run 1:
==> flow/design.v <==
module cordic #(parameter WIDTH = 32, ITER = 16)(
    input clk,
    input rst,
    input start,
    input mode,  
    input signed [WIDTH-1:0] x_in,
    input signed [WIDTH-1:0] y_in,
    input signed [WIDTH-1:0] z_in,
    output reg signed [WIDTH-1:0] x_out,
    output reg signed [WIDTH-1:0] y_out,
    output reg signed [WIDTH-1:0] z_out,
    output reg done
);
    localparam signed [WIDTH-1:0] K = 32'sd19898;   
    localparam IDLE = 2'd0, PROCESS = 2'd1, DONE = 2'd2;
    reg signed [WIDTH-1:0] x, y, z;
    reg [4:0] i;
    reg [1:0] state;
    reg mode_r;  
    function signed [WIDTH-1:0] atan_table;
        input [3:0] idx;
        case (idx)
            4'd0:  atan_table = 32'sd25736;
            4'd1:  atan_table = 32'sd15192;
            4'd2:  atan_table = 32'sd8027;
            4'd3:  atan_table = 32'sd4074;
            4'd4:  atan_table = 32'sd2045;
            4'd5:  atan_table = 32'sd1023;
            4'd6:  atan_table = 32'sd511;
            4'd7:  atan_table = 32'sd256;
            4'd8:  atan_table = 32'sd128;
            4'd9:  atan_table = 32'sd64;
            4'd10: atan_table = 32'sd32;
            4'd11: atan_table = 32'sd16;
            4'd12: atan_table = 32'sd8;
            4'd13: atan_table = 32'sd4;
            4'd14: atan_table = 32'sd2;
            default: atan_table = 32'sd1;
        endcase
    endfunction
    always @(posedge clk or posedge rst) begin
        if (rst) begin
            state <= IDLE;
            done <= 0;
            x <= 0; y <= 0; z <= 0;
            x_out <= 0; y_out <= 0; z_out <= 0;
            i <= 0;
            mode_r <= 0;
        end 
        else begin
            case (state)
                IDLE: begin
                    done <= 0;
                    if (start) begin
                        x <= mode ? x_in : K;
                        y <= mode ? y_in : 0;
                        z <= mode ? 0 : z_in;
                        mode_r <= mode;
                        i <= 0;
                        state <= PROCESS;
                    end
                end
                PROCESS: begin
                    if (i < ITER) begin
                        if ((mode_r == 0 && z >= 0) || (mode_r == 1 && y < 0)) begin
                            x <= x - (y >>> i);
                            y <= y + (x >>> i);
                            z <= z - atan_table(i[3:0]);
                        end 
                        else begin
                            x <= x + (y >>> i);
                            y <= y - (x >>> i);
                            z <= z + atan_table(i[3:0]);
                        end
                        i <= i + 1;
                    end 
                    else begin
                        x_out <= x;
                        y_out <= y;
                        z_out <= z;
                        done <= 1;
                        state <= DONE;
                    end
                end
                DONE: begin
                    done <= 0;      
                    state <= IDLE;   
                end
            endcase
        end
    end
endmodule
Settings: LEC_CHECK=0, CAP_MARGIN=20, CORE_MARGIN=2, CORE_UTILIZATION=40, SLEW_MARGIN=20; clock period 6.68 ns.
run.sh (not shown) runs the stock make flow with config.mk's settings and CLKGATE_MAP_FILE=.
Run 1 was carried through to the last stage, and its layout satisfied the timing, design-rule and antenna checks.
Modified inputs, run 2 compared to run 1
- swapping 40 for 72 in CORE_UTILIZATION
- putting CELL_PAD_IN_SITES_DETAIL_PLACEMENT at 0 where nothing was set
- swapping 20 for 25 in CAP_MARGIN
- putting MAX_ROUTING_LAYER at met5 where nothing was set
- putting CTS_CLUSTER_SIZE at 15 where nothing was set
- putting SETUP_SLACK_MARGIN at 1.44 where nothing was set
- putting HOLD_SLACK_MARGIN at 0.29 where nothing was set
- putting ABC_AREA at 1 where nothing was set
- swapping 6.68 for 4.8 in the clock period (ns, I/O delays scaled along)
Results
- Run 2 did not make it past global routing, where a tool error ended it.
- Run 1: no failed stages, no open violations at the end
- In run 2, the setup slack after placement came out 350 ps below the value in run 1.
- Run 2 vs run 1: area fraction in and, or, nand and nor cells after synthesis up
- When run 2 is measured against run 1, its fraction of synthesized cell area in xor and xnor cells turns out 1.9 points lower.
What run 3 does differently from run 2 at the input level:
- clearing SETUP_SLACK_MARGIN, which used to be 1.44
- swapping 25 for 20 in CAP_MARGIN
- clearing MAX_ROUTING_LAYER, which used to be met5
- swapping 72 for 66 in CORE_UTILIZATION
- clearing CTS_CLUSTER_SIZE, which used to be 15
- clearing ABC_AREA, which used to be 1
- clearing HOLD_SLACK_MARGIN, which used to be 0.29
- clearing CELL_PAD_IN_SITES_DETAIL_PLACEMENT, which used to be 0
- swapping 4.8 for 6.68 in the clock period (ns, I/O delays scaled along)
Findings:
- Run 3 finished every stage and its layout cleared the timing, design-rule and antenna checks.
- On synthesized area: between run 2 and run 3, it ends up lower for run 3.
- Number of instances resized during post-cts repair ended up 179 lower on run 3 than on run 2.
- The number of buffers added for setup after CTS in run 3 sits 42 below the value recorded for run 2.

---

Setup of alpha:
// cordic: RTL as listed in full above, without the edits since
clock: 5.85 ns
lec_check: 0
cap_margin: 20
core_aspect_ratio: 0.91
core_margin: 2
core_utilization: 72
cts_cluster_diameter: 93
cts_cluster_size: 79
place_density_lb_addon: 0.0
setup_slack_margin: 1.73
slew_margin: 20
Status: alpha FAILED at 5_1_grt (tool error)
Setup changes, alpha to beta
- a deleted SETUP_SLACK_MARGIN that had been 1.73
- a deleted CTS_CLUSTER_DIAMETER that had been 93
- a deleted PLACE_DENSITY_LB_ADDON that had been 0.0
- a change of SLEW_MARGIN from 20 to 15
- a deleted CORE_ASPECT_RATIO that had been 0.91
- an added GPL_TIMING_DRIVEN of 0
- an added TNS_END_PERCENT of 5
- a change of CORE_UTILIZATION from 72 to 40
- an added ABC_AREA of 1
- a change of CAP_MARGIN from 20 to 35
- an added GPL_ROUTABILITY_DRIVEN of 0
- a change of CTS_CLUSTER_SIZE from 79 to 89
- a change of the clock period (ns, I/O delays scaled along) from 5.85 to 7.0
Notes after the runs:
beta | status: complete | timing, DRC, antenna: pass. On beta: number of CTS-inserted buffers is 14 higher than what alpha gave. Number of distinct library cell variants in the gate-level netlist after synthesis ended up 35% lower on beta than on alpha. Comparing beta and alpha, the lower post-placement worst setup slack was measured on alpha. | post-CTS setup repair buffer count | higher: alpha |. Lower simple-gate share of the synthesized area among beta and alpha: alpha. Compared with alpha, beta shows a area of placed instances that is 1.8% higher.
## Diff of input files: gamma against beta
- putting CORE_ASPECT_RATIO at 1.47 where nothing was set
- clearing GPL_TIMING_DRIVEN, which used to be 0
- swapping 15 for 20 in SLEW_MARGIN
- clearing GPL_ROUTABILITY_DRIVEN, which used to be 0
- putting CTS_CLUSTER_DIAMETER at 272 where nothing was set
- swapping 35 for 20 in CAP_MARGIN
- swapping 40 for 72 in CORE_UTILIZATION
- swapping 89 for 13 in CTS_CLUSTER_SIZE
- putting PLACE_DENSITY at 0.42 where nothing was set
- swapping 7.0 for 3.77 in the clock period (ns, I/O delays scaled along)
### Flow results
Stage in which a tool error killed gamma: 4_1_cts.
beta -> gamma: count of unique library cells instantiated by Yosys delta 0, exact match
Per the comparison of gamma with beta, cell count after synthesis closely matched the old numbers; cell count after placement increased by 177 relative to the old numbers; share of flip-flops with an asynchronous set or reset closely matched the old numbers.
Reported for beta and gamma, area of the synthesized netlist per yosys stat turned out identical to the last digit.

---

// cordic: RTL as listed in full above, without the edits since
export LEC_CHECK = 0
export CAP_MARGIN = 25
export CELL_PAD_IN_SITES_DETAIL_PLACEMENT = 0
export CORE_MARGIN = 2
export CORE_UTILIZATION = 72
export CTS_CLUSTER_DIAMETER = 165
export CTS_CLUSTER_SIZE = 79
export MAX_ROUTING_LAYER = met5
export PLACE_DENSITY_LB_ADDON = 0.24
export SETUP_SLACK_MARGIN = -0.35
export SLEW_MARGIN = 20
export TNS_END_PERCENT = 5
create_clock -name core_clock -period 5.08 [get_ports {clk}]
The first run aborted during clock tree synthesis.
Next try:
==> flow/config.mk (replaced) <==
export PLATFORM = sky130hd
export DESIGN_NAME = cordic
export DESIGN_NICKNAME = cordic
export VERILOG_FILES = /design/flow/design.v
export SDC_FILE = /design/flow/constraint.sdc
export NUM_CORES = 4
export LEC_CHECK = 0
export ABC_AREA = 1
export CAP_MARGIN = 35
export CORE_MARGIN = 2
export CORE_UTILIZATION = 40
export GPL_TIMING_DRIVEN = 0
export SLEW_MARGIN = 20
export TNS_END_PERCENT = 5
==> flow/constraint.sdc (replaced) <==
create_clock -name core_clock -period 7.0 [get_ports {clk}]
set_input_delay 1.4000 -clock core_clock [delete_from_list [all_inputs] [get_ports {clk}]]
set_output_delay 1.4000 -clock core_clock [all_outputs]
set_load 0.01 [all_outputs]
The changed run completed without violations; synthesized area climbs slightly; die size went up by well over a third; synthesized cell count rose by well over a third.
Next try:
--- a/flow/config.mk
+++ b/flow/config.mk
@@ -6,9 +6,8 @@
 export NUM_CORES = 4
 export LEC_CHECK = 0
-export ABC_AREA = 1
-export CAP_MARGIN = 35
+export CAP_MARGIN = 20
 export CORE_MARGIN = 2
-export CORE_UTILIZATION = 40
-export GPL_TIMING_DRIVEN = 0
+export CORE_UTILIZATION = 66
+export SETUP_SLACK_MARGIN = -0.46
 export SLEW_MARGIN = 20
 export TNS_END_PERCENT = 5
==> flow/constraint.sdc (replaced) <==
create_clock -name core_clock -period 5.85 [get_ports {clk}]
set_input_delay 1.1700 -clock core_clock [delete_from_list [all_inputs] [get_ports {clk}]]
set_output_delay 1.1700 -clock core_clock [all_outputs]
set_load 0.01 [all_outputs]
This time the run completed and failed the layout checks on setup timing; design area goes up by 1.9%; register-to-register slack got worse by 0.76 ns; final cell count goes down by about 27%; routed wire length goes down by 21%.
Next try:
--- a/flow/config.mk
+++ b/flow/config.mk
@@ -8,6 +8,5 @@
 export CAP_MARGIN = 20
 export CORE_MARGIN = 2
-export CORE_UTILIZATION = 66
-export SETUP_SLACK_MARGIN = -0.46
+export CORE_UTILIZATION = 65
+export SETUP_SLACK_MARGIN = 1.42
 export SLEW_MARGIN = 20
-export TNS_END_PERCENT = 5
==> flow/constraint.sdc (replaced) <==
create_clock -name core_clock -period 5.2 [get_ports {clk}]
set_input_delay 1.0400 -clock core_clock [delete_from_list [all_inputs] [get_ports {clk}]]
set_output_delay 1.0400 -clock core_clock [all_outputs]
set_load 0.01 [all_outputs]
=>
- With this change the flow failed in global routing
- die size rises by about 1.5%
- area after synthesis does not change
- synthesized cell count is unchanged
Next try:
--- a/flow/config.mk
+++ b/flow/config.mk
@@ -6,7 +6,14 @@
 export NUM_CORES = 4
 export LEC_CHECK = 0
+export ABC_AREA = 1
 export CAP_MARGIN = 20
+export CELL_PAD_IN_SITES_DETAIL_PLACEMENT = 1
 export CORE_MARGIN = 2
-export CORE_UTILIZATION = 65
-export SETUP_SLACK_MARGIN = 1.42
+export CORE_UTILIZATION = 63
+export GPL_ROUTABILITY_DRIVEN = 1
+export GPL_TIMING_DRIVEN = 0
+export HOLD_SLACK_MARGIN = 0.08
+export MAX_ROUTING_LAYER = met4
+export MIN_ROUTING_LAYER = met1
+export PLACE_DENSITY = 0.57
 export SLEW_MARGIN = 20
==> flow/constraint.sdc (replaced) <==
create_clock -name core_clock -period 4.31 [get_ports {clk}]
set_input_delay 0.8620 -clock core_clock [delete_from_list [all_inputs] [get_ports {clk}]]
set_output_delay 0.8620 -clock core_clock [all_outputs]
set_load 0.01 [all_outputs]
Outcome:
- With this change the flow died in detailed placement
- die area goes up by 4.6%
- area after synthesis goes up by 1.5%
- synthesized cell count goes up by 42%

---

lane 1:
Starts from the design.v that is shown in full above.
clock: 3.77 ns
lec_check: 0
abc_area: 1
cap_margin: 20
core_margin: 2
core_utilization: 72
cts_cluster_diameter: 272
cts_cluster_size: 97
place_density: 0.42
slew_margin: 20
tns_end_percent: 5
Lane 1 | ERROR | detailed placement
Input-level comparison between lane 2 and lane 1:
- CTS_CLUSTER_DIAMETER changed from 272 to 334
- CORE_ASPECT_RATIO newly set to 0.5
Findings:
- Reported for lane 2 and lane 1, number of instances in the synthesized netlist turned out identical to the last digit.
- Diff lane 1 -> lane 2 | chip height | down by more than a quarter
- detailed placement: lane 2 exited with error
- Lane 2 vs. lane 1: number of different library cells in the post-synthesis netlist barely changed; net count after synthesis barely changed.
- Floorplan-stage core utilization ends up higher on lane 1.
- In the tables for lane 2 and lane 1, placeable core region reads higher with lane 2.
- Taking lane 1 as the reference, in lane 2 die area now sits at about the same level, horizontal die dimension rose 68 µm.

---

// cordic: RTL as listed in full above, without the edits since
clock: 7.0 ns
lec_check: 0
abc_area: 0
cap_margin: 35
cell_pad_in_sites_detail_placement: 1
cell_pad_in_sites_global_placement: 3
core_aspect_ratio: 0.68
core_margin: 10
core_utilization: 40
cts_cluster_size: 77
gpl_routability_driven: 1
gpl_timing_driven: 0
min_routing_layer: met2
slew_margin: 15
tns_end_percent: 5
The baseline died in global routing (5_1_grt) on GRT-0116.
Edit:
- CAP_MARGIN: 35 -> 25
- CORE_ASPECT_RATIO: 0.68 -> 1.92
- CORE_MARGIN: 10 -> 2
- CORE_UTILIZATION: 40 -> 48
- CTS_CLUSTER_DIAMETER: unset -> 67
- CTS_CLUSTER_SIZE: 77 -> unset
- GPL_ROUTABILITY_DRIVEN: 1 -> 0
- MAX_ROUTING_LAYER: unset -> met4
- MIN_ROUTING_LAYER: met2 -> unset
- PLACE_DENSITY_LB_ADDON: unset -> 0.2
- SLEW_MARGIN: 15 -> 30
- TNS_END_PERCENT: 5 -> 65
- clock period: 7.0 -> 7.1 ns (I/O delays scaled with it)
Now the flow did not get past global placement without I/O (3_1_place_gp_skip_io) with FLW-0024.
Synthesized cell count does not change.
Area after synthesis stays the same.
Die area decreases by 27%.
Edit:
- ABC_AREA: 0 -> unset
- CELL_PAD_IN_SITES_DETAIL_PLACEMENT: 1 -> 0
- CELL_PAD_IN_SITES_GLOBAL_PLACEMENT: 3 -> unset
- CORE_ASPECT_RATIO: 1.92 -> unset
- CORE_UTILIZATION: 48 -> 63
- CTS_CLUSTER_DIAMETER: 67 -> unset
- GPL_ROUTABILITY_DRIVEN: 0 -> unset
- GPL_TIMING_DRIVEN: 0 -> unset
- MAX_ROUTING_LAYER: met4 -> met5
- PLACE_DENSITY_LB_ADDON: 0.2 -> unset
- SETUP_SLACK_MARGIN: unset -> 0.56
- SLEW_MARGIN: 30 -> 20
- TNS_END_PERCENT: 65 -> unset
Result:
- Now the flow finished with timing, DRC and antenna clean
- area after synthesis does not change
- die area fell by a quarter to a third
- synthesized cell count does not change

---

Setup of violet:
RTL: the design.v shown in full above, as it stands there.
make LEC_CHECK=0 ABC_AREA=1 CAP_MARGIN=25 CELL_PAD_IN_SITES_DETAIL_PLACEMENT=1 CELL_PAD_IN_SITES_GLOBAL_PLACEMENT=3 CORE_MARGIN=2 CORE_UTILIZATION=63 CTS_CLUSTER_DIAMETER=67 GPL_ROUTABILITY_DRIVEN=0 MAX_ROUTING_LAYER=met4 PLACE_DENSITY_LB_ADDON=0.2 SLEW_MARGIN=20 finish   # period 7.1 ns
violet: it failed with a tool error in 3_1_place_gp_skip_io, so there are no final results.
### violet -> maple
- CELL_PAD_IN_SITES_DETAIL_PLACEMENT no longer set, was 1
- CORE_UTILIZATION now 72, was 63
- ABC_AREA no longer set, was 1
- CTS_CLUSTER_DIAMETER now 93, was 67
- SETUP_SLACK_MARGIN now 1.73, previously not set
- GPL_ROUTABILITY_DRIVEN no longer set, was 0
- CELL_PAD_IN_SITES_GLOBAL_PLACEMENT no longer set, was 3
- PLACE_DENSITY_LB_ADDON now 0.0, was 0.2
- MAX_ROUTING_LAYER no longer set, was met4
- CAP_MARGIN now 20, was 25
- the clock period (ns, I/O delays scaled along) now 5.85, was 7.1
### Flow results
maple never completed; the flow aborted with a tool error in 5_1_grt. Summary: with violet as the reference, die boundary width in maple moved down by a few percent. Comparing violet and maple, area fraction in xor and xnor cells is lower on violet. Compare violet and maple | share of synthesized area spent on multiplexers lower: violet. Taking maple as 1.0, violet lands at 1.07 on row count. Of violet and maple, the lower gate count of the mapped netlist belongs to maple. violet fits on a die that is larger than the die of maple. Comparing the two runs side by side, maple comes out ahead of violet on synthesized cell area. Post-synthesis simple-gate area fraction sits lower in maple than in violet.
Modified inputs, harbor compared to maple
- a deleted CTS_CLUSTER_DIAMETER that had been 93
- an added ABC_AREA of 1
- a change of SETUP_SLACK_MARGIN from 1.73 to 1.44
- an added MAX_ROUTING_LAYER of met5
- an added PLACE_DENSITY of 0.35
- an added HOLD_SLACK_MARGIN of -0.1
- an added CELL_PAD_IN_SITES_DETAIL_PLACEMENT of 0
- a change of CAP_MARGIN from 20 to 25
- a deleted PLACE_DENSITY_LB_ADDON that had been 0.0
- a change of the clock period (ns, I/O delays scaled along) from 5.85 to 4.8
Results
5_1_grt: harbor exited with error
Diff maple -> harbor | routability congestion estimate | down slightly
harbor vs. maple: area after synthesis rose 280 um^2; Yosys chip area rose 1.5%; I/O pin count about even; initial core utilization rose 0.66 points; portion of the post-synthesis area used by sequential elements fell 0.39 points.
From maple to harbor the numbers moved as follows: cell resize tally after clock tree synthesis +20; placeable core region +about 0.6%; worst setup timing slack at the placement stage +360 ps.
